==> branch nickel: inputs <==
Design FIR_low_pass_filter, start of the top module:
module FIR_low_pass_filter(
	input clk,
	input rst,
	input [7:0]FIR_IN,
	output reg [16:0]FIR_OUT
);
export LEC_CHECK = 0
export ABC_AREA = 0
export CAP_MARGIN = 20
export CELL_PAD_IN_SITES_DETAIL_PLACEMENT = 1
export CORE_ASPECT_RATIO = 1.92
export CORE_MARGIN = 9
export CORE_UTILIZATION = 40
export CTS_CLUSTER_DIAMETER = 293
export CTS_CLUSTER_SIZE = 32
export GPL_ROUTABILITY_DRIVEN = 0
export HOLD_SLACK_MARGIN = 0.09
export MAX_ROUTING_LAYER = met5
export MIN_ROUTING_LAYER = met2
export PLACE_DENSITY_LB_ADDON = 0.26
export SETUP_SLACK_MARGIN = 0.55
export SLEW_MARGIN = 40
export TNS_END_PERCENT = 15
create_clock -name core_clock -period 4.02 [get_ports {clk}]
run.sh (not shown) runs the stock make flow with config.mk's settings and CLKGATE_MAP_FILE=.
==> inputs of branch delta, as changes to branch nickel <==
==> flow/config.mk (replaced) <==
export PLATFORM = sky130hd
export DESIGN_NAME = FIR_low_pass_filter
export DESIGN_NICKNAME = FIR_low_pass_filter
export VERILOG_FILES = /design/flow/design.v
export SDC_FILE = /design/flow/constraint.sdc
export NUM_CORES = 4
export LEC_CHECK = 0
export CAP_MARGIN = 20
export CORE_MARGIN = 2
export CORE_UTILIZATION = 71
export CTS_CLUSTER_DIAMETER = 372
export SLEW_MARGIN = 20
==> flow/constraint.sdc (replaced) <==
create_clock -name core_clock -period 11.1 [get_ports {clk}]
set_input_delay 2.2200 -clock core_clock [delete_from_list [all_inputs] [get_ports {clk}]]
set_output_delay 2.2200 -clock core_clock [all_outputs]
set_load 0.01 [all_outputs]
==> inputs of branch garnet, as changes to branch nickel <==
==> flow/config.mk (replaced) <==
export PLATFORM = sky130hd
export DESIGN_NAME = FIR_low_pass_filter
export DESIGN_NICKNAME = FIR_low_pass_filter
export VERILOG_FILES = /design/flow/design.v
export SDC_FILE = /design/flow/constraint.sdc
export NUM_CORES = 4
export LEC_CHECK = 0
export ABC_AREA = 0
export CAP_MARGIN = 20
export CORE_ASPECT_RATIO = 1.94
export CORE_MARGIN = 2
export CORE_UTILIZATION = 40
export CTS_CLUSTER_DIAMETER = 323
export CTS_CLUSTER_SIZE = 98
export GPL_ROUTABILITY_DRIVEN = 0
export PLACE_DENSITY_LB_ADDON = 0.27
export SETUP_SLACK_MARGIN = -0.69
export SLEW_MARGIN = 0
export TNS_END_PERCENT = 40
==> flow/constraint.sdc (replaced) <==
create_clock -name core_clock -period 7.0 [get_ports {clk}]
set_input_delay 1.4000 -clock core_clock [delete_from_list [all_inputs] [get_ports {clk}]]
set_output_delay 1.4000 -clock core_clock [all_outputs]
set_load 0.01 [all_outputs]
==> results <==
| item | branch nickel | branch garnet | branch delta |
|---|---|---|---|
| Global-route wire length before repair | 64.6 mm | 49.8 mm | 48.0 mm |
| Met3 routed wirelength | 14.0 mm | 333 um | 964 um |
| RSZ-0062 raised after global routing | true | false | false |
| Outcome | finished with violations | timing/DRC/antenna clean | timing/DRC/antenna clean |
| Reasons for failing layout checks | setup timing | - | - |
| Launching element of the worst setup path | multi_data5[7]$_DFF_PN0_ | multi_data1[2]$_DFF_PN0_ | delay_pipeline3[1]$_DFF_PN0_ |
| Fraction of the core area occupied by cells at floorplan | 0.406 | 0.404 | 0.720 |
| Area growth from synthesis to final layout | 16.7% | 10.1% | 8.38% |
| Final layout net count | 1756 | 1709 | 1710 |
| Total instance count after detailed placement | 1776 | 1736 | 1562 |
| Count of cells along the worst register-to-register path | 13 | 17 | 17 |
| Placeable Area | 35800 um2 | 35900 um2 | 20200 um2 |
| Total detailed-routing wirelength | 42.9 mm | 30.9 mm | 28.4 mm |
| Required time at the worst-slack endpoint | 4.40 ns | 7.31 ns | 11.41 ns |
| Fraction of area in registers | 0.295 | 0.311 | 0.316 |
